## old
## axis_matmul2x2
module axis_matmul2x2(
    input                       clk             ,
    input                       rst             ,
    input                       s_axis_tvalid   ,
    input     [31 : 0]          s_axis_tdata    ,
    input                       s_axis_tlast    ,
    output                      s_axis_tready   ,
    output                      m_axis_tvalid   ,
    output    [31 : 0]          m_axis_tdata    ,
    output                      m_axis_tlast    ,
    input                       m_axis_tready   
);
Size in the first run: about 1600 cells after synthesis, roughly 290 flip-flops, roughly 72 I/O pins.
make LEC_CHECK=0 ABC_AREA=1 CAP_MARGIN=20 CORE_MARGIN=2 CORE_UTILIZATION=72 CTS_CLUSTER_DIAMETER=384 CTS_CLUSTER_SIZE=15 HOLD_SLACK_MARGIN=0.29 PLACE_DENSITY_LB_ADDON=0.14 SETUP_SLACK_MARGIN=0.81 SLEW_MARGIN=20 finish   # period 3.98 ns
run.sh (not shown) runs the stock make flow with config.mk's settings and CLKGATE_MAP_FILE=.
old ran in full, but the layout does not pass; the checks complain about negative setup slack.
### old -> new
-- flow/config.mk --
<<< old, line 8
export ABC_AREA = 1
>>> new, line 8
<<< old, line 12
export CTS_CLUSTER_DIAMETER = 384
export CTS_CLUSTER_SIZE = 15
export HOLD_SLACK_MARGIN = 0.29
export PLACE_DENSITY_LB_ADDON = 0.14
export SETUP_SLACK_MARGIN = 0.81
>>> new, line 11
==> flow/constraint.sdc <==
create_clock -name core_clock -period 9.59 [get_ports {clk}]
set_input_delay 1.9180 -clock core_clock [delete_from_list [all_inputs] [get_ports {clk}]]
set_output_delay 1.9180 -clock core_clock [all_outputs]
set_load 0.01 [all_outputs]
Results
Relative to old, critical path buffer and inverter count has decreased by 2 in new. new vs old: count of placed standard cells including taps down. new: no failed stages, no open violations at the end. Summary of new over old: fill cell instance count of the final layout now sits higher, chip area in the Yosys report up about 2.4%, clock network latency to the later pin of the worst-skew pair now larger. Compared new vs old, and worst setup slack is up in new. Summary of the comparison: clock network fraction of design power is higher in new, relative to old. ~same sequential share of layout area in old and new. On total nets after synthesis, the higher figure sits with old, not new. In the reports for old and new, the larger share of the cycle needed by the critical path after routing belongs to old.

Setup of try-maple:
axis_matmul2x2 again, from the RTL that the note above started with.
clock: 5.66 ns
lec_check: 0
cap_margin: 20
core_aspect_ratio: 1.65
core_margin: 7
core_utilization: 64
cts_cluster_diameter: 273
min_routing_layer: met2
place_density_lb_addon: 0.26
setup_slack_margin: 1.21
slew_margin: 20
try-maple: flow complete, layout not clean; failing: setup timing
#### Input delta (try-juniper over try-maple)
- CORE_UTILIZATION changed from 64 to 40
- MIN_ROUTING_LAYER removed (was met2)
- PLACE_DENSITY_LB_ADDON removed (was 0.26)
- CTS_CLUSTER_DIAMETER removed (was 273)
- CORE_MARGIN changed from 7 to 2
- SETUP_SLACK_MARGIN removed (was 1.21)
- CORE_ASPECT_RATIO removed (was 1.65)
- the clock period (ns, I/O delays scaled along) changed from 5.66 to 7.16
## What came out
try-juniper has completed all stages; timing, DRC and antenna checks passed. A origin of the worst setup path of u_top.sa.sa_1_1.mac.mul.pp_generator.pp_0[2]$_SDFF_PP0_ is what try-maple shows, while u_top.sa.sa_1_1.mac.mul.pp_generator.pp_0[0]$_SDFF_PP0_ belongs to try-juniper. Changes observed in try-juniper relative to try-maple: via count of the first global-routing pass fell by 38%, register-to-register slack went up by 1.15 ns, transition time of the tightest slew-check pin shrank by 0.069 ns. Maximum achievable frequency was higher in try-maple than in try-juniper.
What try-pepper does differently from try-juniper at the input level:
- putting SETUP_SLACK_MARGIN at 1.08 where nothing was set
Results
Setup WNS try-juniper -> try-pepper: better. In the metrics for try-juniper and try-pepper, the one carrying the higher worst stage delay on the critical path is try-pepper. try-pepper and try-juniper ended up with roughly the same via count. When try-pepper is measured against try-juniper, its global routing met2 resource utilization turns out 0.93 points higher. Taking try-juniper as the reference, in try-pepper number of non-clock buffers in the layout rose by 2, global-route total usage across every layer stayed essentially flat, worst supply voltage drop on vdd fell by about 5%, maximum frequency rose by about 8%. From try-juniper to try-pepper the numbers moved as follows: final core area utilization saw an increase, total power saw an increase. Fraction of area in registers | try-pepper below try-juniper.

Starting RTL as in the previous note.
Design axis_matmul2x2, start of the top module:
module axis_matmul2x2(
    input                       clk             ,
    input                       rst             ,
    input                       s_axis_tvalid   ,
    input     [31 : 0]          s_axis_tdata    ,
    input                       s_axis_tlast    ,
    output                      s_axis_tready   ,
    output                      m_axis_tvalid   ,
    output    [31 : 0]          m_axis_tdata    ,
    output                      m_axis_tlast    ,
    input                       m_axis_tready   
);
    wire [3:0]  io_in_a_0;
    wire [3:0]  io_in_a_1;
    wire [3:0]  io_in_b_0;
    wire [3:0]  io_in_b_1;
    wire [15:0] io_out_c_0;
    wire [15:0] io_out_c_1;
    assign io_in_a_0 = s_axis_tdata[00+:4];
    assign io_in_a_1 = s_axis_tdata[08+:4];
    assign io_in_b_0 = s_axis_tdata[16+:4];
    assign io_in_b_1 = s_axis_tdata[24+:4];
    assign m_axis_tdata = {io_out_c_1,io_out_c_0};
    assign m_axis_tlast = m_axis_tvalid;
    top u_top(
        .clock        (clk              ),
        .reset        (rst              ),
        .io_in_valid  (s_axis_tvalid    ),
        .io_out_ready (s_axis_tready    ),
        .io_in_a_0    (io_in_a_0        ),
        .io_in_a_1    (io_in_a_1        ),
        .io_in_b_0    (io_in_b_0        ),
        .io_in_b_1    (io_in_b_1        ),
        .io_in_c_0    (16'b0            ),
        .io_in_c_1    (16'b0            ),
        .io_out_valid (m_axis_tvalid    ),
        .io_in_ready  (m_axis_tready    ),
        .io_out_c_0   (io_out_c_0       ),
        .io_out_c_1   (io_out_c_1       )
    );
endmodule
Settings: LEC_CHECK=0, ABC_AREA=1, CAP_MARGIN=40, CORE_ASPECT_RATIO=1.39, CORE_MARGIN=2, CORE_UTILIZATION=72, CTS_CLUSTER_DIAMETER=384, CTS_CLUSTER_SIZE=15, HOLD_SLACK_MARGIN=0.29, PLACE_DENSITY_LB_ADDON=0.14, SETUP_SLACK_MARGIN=0.81, SLEW_MARGIN=20; clock period 3.98 ns.
The starting point finished with setup timing left.
Edit:
- CAP_MARGIN: 40 -> 20
- CORE_ASPECT_RATIO: 1.39 -> not set
- CTS_CLUSTER_DIAMETER: 384 -> not set
- CTS_CLUSTER_SIZE: 15 -> not set
- HOLD_SLACK_MARGIN: 0.29 -> not set
- PLACE_DENSITY: not set -> 0.79
- PLACE_DENSITY_LB_ADDON: 0.14 -> not set
- SETUP_SLACK_MARGIN: 0.81 -> not set
- clock period: 3.98 -> 6.5 ns (I/O delays scaled with it)
The changed run completed, yet does not pass: setup timing.
Maximum frequency went up by 0.69%.
Sequential cell count is unchanged.
Sequential power came out lower by 39%.
Wire length went down by 5.6%.

axis_matmul2x2 again, from the RTL that the note above started with.
Settings: LEC_CHECK=0, ABC_AREA=1, CAP_MARGIN=20, CORE_MARGIN=2, CORE_UTILIZATION=72, CTS_CLUSTER_SIZE=49, HOLD_SLACK_MARGIN=0.29, PLACE_DENSITY_LB_ADDON=0.14, SETUP_SLACK_MARGIN=1.08, SLEW_MARGIN=20; clock period 3.98 ns.
The first run finished but fails on setup timing.
Edit:
--- a/flow/config.mk
+++ b/flow/config.mk
@@ -14,2 +14,2 @@
-export PLACE_DENSITY_LB_ADDON = 0.14
-export SETUP_SLACK_MARGIN = 1.08
+export PLACE_DENSITY_LB_ADDON = 0.08
+export SETUP_SLACK_MARGIN = -0.24
==> flow/constraint.sdc (replaced) <==
create_clock -name core_clock -period 4.1 [get_ports {clk}]
set_input_delay 0.8200 -clock core_clock [delete_from_list [all_inputs] [get_ports {clk}]]
set_output_delay 0.8200 -clock core_clock [all_outputs]
set_load 0.01 [all_outputs]
Outcome: The new run reached the layout checks and failed them: setup timing; wire length decreases by a few percent; clock-buffer cell count goes down by 3; first-iteration DRC count decreases by a few percent; sequential power came out lower by a few percent; die area is unchanged; cell area falls slightly; sequential cell count stays the same.
Edit:
--- a/flow/config.mk
+++ b/flow/config.mk
@@ -9,0 +10 @@
+export CORE_ASPECT_RATIO = 1.34
@@ -12 +13,2 @@
-export CTS_CLUSTER_SIZE = 49
+export CTS_CLUSTER_DIAMETER = 133
+export CTS_CLUSTER_SIZE = 10
@@ -14,2 +16 @@
-export PLACE_DENSITY_LB_ADDON = 0.08
-export SETUP_SLACK_MARGIN = -0.24
+export PLACE_DENSITY = 0.79
@@ -16,0 +18 @@
+export TNS_END_PERCENT = 5
Outcome: The changed run finished but fails on setup timing; synthesized cell count is unchanged; die area hardly moves; register-to-register slack improved by 0.13 ns.
Edit:
--- a/flow/config.mk
+++ b/flow/config.mk
@@ -10 +9,0 @@
-export CORE_ASPECT_RATIO = 1.34
@@ -13,4 +12 @@
-export CTS_CLUSTER_DIAMETER = 133
-export CTS_CLUSTER_SIZE = 10
-export HOLD_SLACK_MARGIN = 0.29
-export PLACE_DENSITY = 0.79
+export CTS_CLUSTER_SIZE = 99
@@ -18 +13,0 @@
-export TNS_END_PERCENT = 5
==> flow/constraint.sdc (replaced) <==
create_clock -name core_clock -period 5.22 [get_ports {clk}]
set_input_delay 1.0440 -clock core_clock [delete_from_list [all_inputs] [get_ports {clk}]]
set_output_delay 1.0440 -clock core_clock [all_outputs]
set_load 0.01 [all_outputs]
Effect: The new run reached the layout checks and failed them: setup timing. Power fell by 20%. Final cell count fell by 0.56%. Synthesized area is unchanged. Count of clock-buffer cells in the layout fell by 2. Clock power fell by 17%.
Edit:
--- a/flow/config.mk
+++ b/flow/config.mk
@@ -8 +7,0 @@
-export ABC_AREA = 1
@@ -11,2 +10 @@
-export CORE_UTILIZATION = 72
-export CTS_CLUSTER_SIZE = 99
+export CORE_UTILIZATION = 41
==> flow/constraint.sdc (replaced) <==
create_clock -name core_clock -period 7.16 [get_ports {clk}]
set_input_delay 1.4320 -clock core_clock [delete_from_list [all_inputs] [get_ports {clk}]]
set_output_delay 1.4320 -clock core_clock [all_outputs]
set_load 0.01 [all_outputs]
Result:
- The changed run finished with timing, DRC and antenna clean
- synthesized area went up by 2.4%
- critical path depth went up by 2
- core utilization went down by 37 points
- synthesized cell count went down by 12%
- clock power went down by 31%

== the reference run ==
Starting RTL as in the previous note.
==> flow/design.v (excerpt) <==
module axis_matmul2x2(
    input                       clk             ,
    input                       rst             ,
    input                       s_axis_tvalid   ,
    input     [31 : 0]          s_axis_tdata    ,
    input                       s_axis_tlast    ,
    output                      s_axis_tready   ,
    output                      m_axis_tvalid   ,
    output    [31 : 0]          m_axis_tdata    ,
    output                      m_axis_tlast    ,
    input                       m_axis_tready   
);
    wire [3:0]  io_in_a_0;
    wire [3:0]  io_in_a_1;
    wire [3:0]  io_in_b_0;
    wire [3:0]  io_in_b_1;
    wire [15:0] io_out_c_0;
    wire [15:0] io_out_c_1;
    assign io_in_a_0 = s_axis_tdata[00+:4];
    assign io_in_a_1 = s_axis_tdata[08+:4];
    assign io_in_b_0 = s_axis_tdata[16+:4];
    assign io_in_b_1 = s_axis_tdata[24+:4];
    assign m_axis_tdata = {io_out_c_1,io_out_c_0};
    assign m_axis_tlast = m_axis_tvalid;
    top u_top(
        .clock        (clk              ),
        .reset        (rst              ),
        .io_in_valid  (s_axis_tvalid    ),
        .io_out_ready (s_axis_tready    ),
        .io_in_a_0    (io_in_a_0        ),
        .io_in_a_1    (io_in_a_1        ),
        .io_in_b_0    (io_in_b_0        ),
        .io_in_b_1    (io_in_b_1        ),
        .io_in_c_0    (16'b0            ),
        .io_in_c_1    (16'b0            ),
        .io_out_valid (m_axis_tvalid    ),
        .io_in_ready  (m_axis_tready    ),
        .io_out_c_0   (io_out_c_0       ),
        .io_out_c_1   (io_out_c_1       )
    );
endmodule
Settings: LEC_CHECK=0, ABC_AREA=1, CAP_MARGIN=20, CORE_MARGIN=2, CORE_UTILIZATION=72, CTS_CLUSTER_SIZE=15, PLACE_DENSITY=0.73, SETUP_SLACK_MARGIN=-0.33, SLEW_MARGIN=20; clock period 4.55 ns.
The final report for the reference run shows a completed flow and a layout that fails verification, specifically negative setup slack.
Relative to the reference run, the following input files were edited for the trial run:
- ABC_AREA removed (was 1)
- PLACE_DENSITY removed (was 0.73)
- CORE_UTILIZATION changed from 72 to 58
- CTS_CLUSTER_SIZE removed (was 15)
- SETUP_SLACK_MARGIN removed (was -0.33)
- the clock period (ns, I/O delays scaled along) changed from 4.55 to 4.11
==> comparison <==
| fraction of cell area in non-clock buffers | the trial run vs the reference run | 0.17 points higher |
Taking the trial run over the reference run, the number of inserted filler cells in the final layout ratio works out to 1.7.
Summary of the trial run over the reference run: layout net count went down, share of power burned in the clock network -1.8 points.
Vias after detailed routing down 11% in the trial run wrt the reference run
The trial run completed end to end; final checks failed (negative setup slack).
Summary: worst setup slack, the trial run worse than the reference run
[compare] base=the reference run new=the trial run: total of clock buffers placed in the layout rose about 2.2%; share of total power in sequential cells saw a decrease; synthesized cell count saw a decrease.
The trial run vs the reference run: mean area per synthesized cell up in the trial run

Starting RTL as in the previous note.
clock: 6.48 ns
lec_check: 0
abc_area: 1
cap_margin: 20
core_margin: 7
core_utilization: 40
cts_cluster_size: 35
hold_slack_margin: 0.07
slew_margin: 10
Then changed:
--- a/flow/config.mk
+++ b/flow/config.mk
@@ -8 +7,0 @@
-export ABC_AREA = 1
@@ -10,5 +9,3 @@
-export CORE_MARGIN = 7
-export CORE_UTILIZATION = 40
-export CTS_CLUSTER_SIZE = 35
-export HOLD_SLACK_MARGIN = 0.07
-export SLEW_MARGIN = 10
+export CORE_MARGIN = 2
+export CORE_UTILIZATION = 65
+export SLEW_MARGIN = 20
==> flow/constraint.sdc (replaced) <==
create_clock -name core_clock -period 3.98 [get_ports {clk}]
set_input_delay 0.7960 -clock core_clock [delete_from_list [all_inputs] [get_ports {clk}]]
set_output_delay 0.7960 -clock core_clock [all_outputs]
set_load 0.01 [all_outputs]
Now the flow reached the layout checks and failed them: setup timing.
Core utilization is higher by 30 points.
Critical path depth stays the same.
Global-route usage rises by 9.4 points.
Final cell count went down by 16%.

run C:
Starting RTL as in the previous note.
==> flow/config.mk <==
export PLATFORM = sky130hd
export DESIGN_NAME = axis_matmul2x2
export DESIGN_NICKNAME = axis_matmul2x2
export VERILOG_FILES = /design/flow/design.v
export SDC_FILE = /design/flow/constraint.sdc
export NUM_CORES = 4
export LEC_CHECK = 0
export ABC_AREA = 1
export CAP_MARGIN = 0
export CORE_MARGIN = 2
export CORE_UTILIZATION = 72
export CTS_CLUSTER_DIAMETER = 99
export GPL_ROUTABILITY_DRIVEN = 0
export HOLD_SLACK_MARGIN = -0.09
export PLACE_DENSITY_LB_ADDON = 0.01
export SETUP_SLACK_MARGIN = -0.34
export SLEW_MARGIN = 20
==> flow/constraint.sdc <==
create_clock -name core_clock -period 4.66 [get_ports {clk}]
set_input_delay 0.9320 -clock core_clock [delete_from_list [all_inputs] [get_ports {clk}]]
set_output_delay 0.9320 -clock core_clock [all_outputs]
set_load 0.01 [all_outputs]
Every stage of run C finished as expected; the final checks, on the other hand, flagged negative setup slack, which means the layout fails.
Modified inputs, run H compared to run C
Settings: CAP_MARGIN now 20, was 0; SETUP_SLACK_MARGIN no longer set, was -0.34; CTS_CLUSTER_DIAMETER no longer set, was 99; GPL_ROUTABILITY_DRIVEN no longer set, was 0; PLACE_DENSITY_LB_ADDON now 0.19, was 0.01; HOLD_SLACK_MARGIN no longer set, was -0.09; the clock period (ns, I/O delays scaled along) now 4.77, was 4.66.
Notes after the runs:
The final report for run H shows a completed flow and a layout that fails verification, specifically negative setup slack. Sequential cell power: run H vs run C down about 2%. Static leakage power of run H falls short of that of run C slightly. Delta (run H minus run C): total of cells resized after clock tree synthesis down 11, wire length per cell after detailed routing -0.40 um. Area overhead of the layout relative to synthesis (higher): run C. Max-slew headroom at the worst pin in run H vs run C: up 13 points. Compared with run C, in run H part of the cycle the worst path needs now sits lower; setup slack grew by 0.14 ns; via count increased about 1%; total standard cell area after synthesis was more or less identical. Comparing run H and run C, the higher combinational share of cell area is on run H.
No activity file was given, so power comes from the tool's default toggle rates.
